==> flow/design.v <==
module ALU (
    input wire [4:0] ALUOp,
    input wire [31:0] A,
    input wire [31:0] B,
    output wire [31:0] Result,
    output wire ALUExp
);
  wire [31:0] add_sub_res;
  wire [31:0] slt_res;
  wire [31:0] sltu_res;
  wire [31:0] and_res;
  wire [31:0] nor_res;
  wire [31:0] or_res;
  wire [31:0] xor_res;
  wire [31:0] sll_res;
  wire [31:0] sr_res;
  wire [31:0] lui_res;
  wire [31:0] mul_res;   
  wire [31:0] andn_res;
  wire [31:0] orn_res;
  wire [63:0] sr64_result;
  wire [63:0] mul64_res;   
  wire [31:0] div_res;   
  wire        add_ovf;
  wire        sub_ovf;
  wire        div_exc;
  wire        add_exc;
  wire        sub_exc;
  wire [31:0] adder_a;
  wire [31:0] adder_b;
  wire        adder_cin;
  wire [31:0] adder_res;
  wire        adder_cout;
  assign adder_a = A;
  assign adder_b = (ALUOp == 5'b00001 | ALUOp == 5'b00010 | ALUOp == 5'b00011) ? ~B : B;
  assign adder_cin = (ALUOp == 5'b00001 | ALUOp == 5'b00010 | ALUOp == 5'b00011) ? 1'b1 : 1'b0;
  assign {adder_cout, adder_res} = adder_a + adder_b + adder_cin;
  assign add_sub_res = adder_res;
  assign add_exc = (adder_a[31] ~^ adder_b[31]) & (adder_a[31] ^ adder_res[31]);
  assign sub_exc = (adder_a[31] ~^ adder_b[31]) & (adder_a[31] ^ adder_res[31]);
  assign add_ovf = add_exc;
  assign sub_ovf = sub_exc;
  assign slt_res = {31'b0, ((A[31] & ~B[31]) | ((A[31] ~^ B[31]) & adder_res[31]))};
  assign sltu_res = {31'b0, ~adder_cout};
  assign and_res = A & B;
  assign or_res = A | B;
  assign andn_res = A & ~B;
  assign orn_res = A | ~B;
  assign nor_res = ~(A | B);
  assign xor_res = A ^ B;
  assign lui_res = B;
  assign sll_res = A << B[4:0];
  assign sr64_result = {{32{(ALUOp == 5'b01010) & A[31]}}, A[31:0]} >> B[4:0];
  assign sr_res = sr64_result[31:0];
  assign mul64_res = A * B;
  assign mul_res = mul64_res[31:0];
  assign div_res = (B == 32'b0) ? 32'b0 : A / B;
  assign div_exc = (B == 32'b0);
  assign Result = ({32{ALUOp == 5'b00000}}   & add_sub_res
                  |{32{ALUOp == 5'b00001}}   & add_sub_res
                  |{32{ALUOp == 5'b00010}}   & slt_res
                  |{32{ALUOp == 5'b00011}}  & sltu_res
                  |{32{ALUOp == 5'b00100}}   & and_res
                  |{32{ALUOp == 5'b00101}}   & nor_res
                  |{32{ALUOp == 5'b00110}}    & or_res
                  |{32{ALUOp == 5'b00111}}   & xor_res
                  |{32{ALUOp == 5'b01000}}   & sll_res
                  |{32{ALUOp == 5'b01001}}   & sr_res
                  |{32{ALUOp == 5'b01010}}   & sr_res
                  |{32{ALUOp == 5'b01011}}   & lui_res
                  |{32{ALUOp == 5'b01100}}  & andn_res
                  |{32{ALUOp == 5'b01101}}   & orn_res
                  |{32{ALUOp == 5'b01110}}   & mul_res
                  |{32{ALUOp == 5'b01111}}   & div_res
                  |{32{ALUOp == 5'b00000}} & 32'b0);
  assign ALUExp = ({1{ALUOp == 5'b00000}}    & add_ovf
                  |{1{ALUOp == 5'b00001}}    & sub_ovf
                  |{1{ALUOp == 5'b01111}}    & div_exc);
endmodule
module alu_unit (
    input  wire        clk,
    input  wire        rst,
    input  wire        in_valid,
    output wire        in_ready,
    input  wire [ 4:0] in_op,
    input  wire [31:0] in_a,
    input  wire [31:0] in_b,
    output reg         out_valid,
    output reg  [31:0] out_result,
    output reg         out_exc
);
  reg        v1;
  reg [ 4:0] op1;
  reg [31:0] a1;
  reg [31:0] b1;
  wire [31:0] alu_res;
  wire        alu_exc;
  assign in_ready = 1'b1;
  ALU u_alu (
      .ALUOp (op1),
      .A     (a1),
      .B     (b1),
      .Result(alu_res),
      .ALUExp(alu_exc)
  );
  always @(posedge clk) begin
    if (rst) begin
      v1        <= 1'b0;
      out_valid <= 1'b0;
    end else begin
      v1        <= in_valid;
      out_valid <= v1;
    end
    op1        <= in_op;
    a1         <= in_a;
    b1         <= in_b;
    out_result <= alu_res;
    out_exc    <= alu_exc;
  end
endmodule
clock: 43.1 ns
lec_check: 0
cap_margin: 0
cell_pad_in_sites_detail_placement: 2
cell_pad_in_sites_global_placement: 3
core_aspect_ratio: 0.55
core_margin: 7
core_utilization: 29
cts_cluster_diameter: 246
cts_cluster_size: 48
gpl_routability_driven: 1
gpl_timing_driven: 0
hold_slack_margin: 0.1
max_routing_layer: met4
min_routing_layer: met2
place_density_lb_addon: 0.21
slew_margin: 35
tns_end_percent: 75
run.sh (not shown) runs the stock make flow with config.mk's settings and CLKGATE_MAP_FILE=.
The baseline stopped in global routing (5_1_grt) with GRT-0116.
==> next run, changes <==
CAP_MARGIN = 20   (was 0)
CELL_PAD_IN_SITES_DETAIL_PLACEMENT = not set   (was 2)
CELL_PAD_IN_SITES_GLOBAL_PLACEMENT = not set   (was 3)
CORE_ASPECT_RATIO = not set   (was 0.55)
CORE_MARGIN = 2   (was 7)
CORE_UTILIZATION = 72   (was 29)
CTS_CLUSTER_DIAMETER = 134   (was 246)
CTS_CLUSTER_SIZE = not set   (was 48)
GPL_ROUTABILITY_DRIVEN = not set   (was 1)
GPL_TIMING_DRIVEN = not set   (was 0)
HOLD_SLACK_MARGIN = not set   (was 0.1)
MIN_ROUTING_LAYER = not set   (was met2)
PLACE_DENSITY = 0.67   (was not set)
PLACE_DENSITY_LB_ADDON = not set   (was 0.21)
SETUP_SLACK_MARGIN = 2.46   (was not set)
SLEW_MARGIN = 20   (was 35)
TNS_END_PERCENT = not set   (was 75)
clock period = 48.1 ns   (was 43.1 ns; I/O delays follow)
Outcome: Now the flow aborted during clock tree synthesis (4_1_cts), error DPL-0038. Synthesized area does not change. Die size decreases by 61%. Synthesized cell count stays the same.
==> next run, changes <==
CORE_UTILIZATION = 40   (was 72)
CTS_CLUSTER_DIAMETER = not set   (was 134)
MAX_ROUTING_LAYER = not set   (was met4)
PLACE_DENSITY = 0.6   (was 0.67)
SETUP_SLACK_MARGIN = not set   (was 2.46)
clock period = 63.2 ns   (was 48.1 ns; I/O delays follow)
=> The changed run passed the timing, DRC and antenna checks; synthesized area stays the same; synthesized cell count stays the same; die area is higher by 79%.
==> next run, changes <==
ABC_AREA = 1   (was not set)
CORE_UTILIZATION = 66   (was 40)
CTS_CLUSTER_DIAMETER = 206   (was not set)
HOLD_SLACK_MARGIN = 0.29   (was not set)
clock period = 64.0 ns   (was 63.2 ns; I/O delays follow)
=> The new run completed, yet does not pass: negative setup slack; non-clock buffer count fell by 1534; cell count falls by 8.7%; worst setup slack degrades by 3800 ps; synthesized area increases by 2.3%; hold slack degrades by 45 ps; sequential cell count stays the same; routed wire length drops by 17%; global-route usage rose by 11 points; critical path depth came out higher by 171; design area went down by 12%.
==> next run, changes <==
CAP_MARGIN = 10   (was 20)
CELL_PAD_IN_SITES_DETAIL_PLACEMENT = 2   (was not set)
CORE_UTILIZATION = 40   (was 66)
CTS_CLUSTER_DIAMETER = not set   (was 206)
CTS_CLUSTER_SIZE = 42   (was not set)
GPL_ROUTABILITY_DRIVEN = 0   (was not set)
HOLD_SLACK_MARGIN = not set   (was 0.29)
MAX_ROUTING_LAYER = met4   (was not set)
MIN_ROUTING_LAYER = met2   (was not set)
SLEW_MARGIN = 30   (was 20)
What happened:
- The changed run never finished: it broke off in detailed placement (3_5_place_dp)
- synthesized cell count does not change
- die area is higher by 64%
- area after synthesis does not change
==> next run, changes <==
ABC_AREA = not set   (was 1)
CAP_MARGIN = 20   (was 10)
CORE_UTILIZATION = 27   (was 40)
CTS_CLUSTER_SIZE = not set   (was 42)
HOLD_SLACK_MARGIN = 0.16   (was not set)
PLACE_DENSITY = not set   (was 0.6)
SETUP_SLACK_MARGIN = 5.0   (was not set)
SLEW_MARGIN = 0   (was 30)
TNS_END_PERCENT = 50   (was not set)
What happened:
- This time the run ended with an error in global routing (5_1_grt) with GRT-0116
- die size went up by 44%
- synthesized area decreases by 2.3%
- synthesized cell count fell by 14%
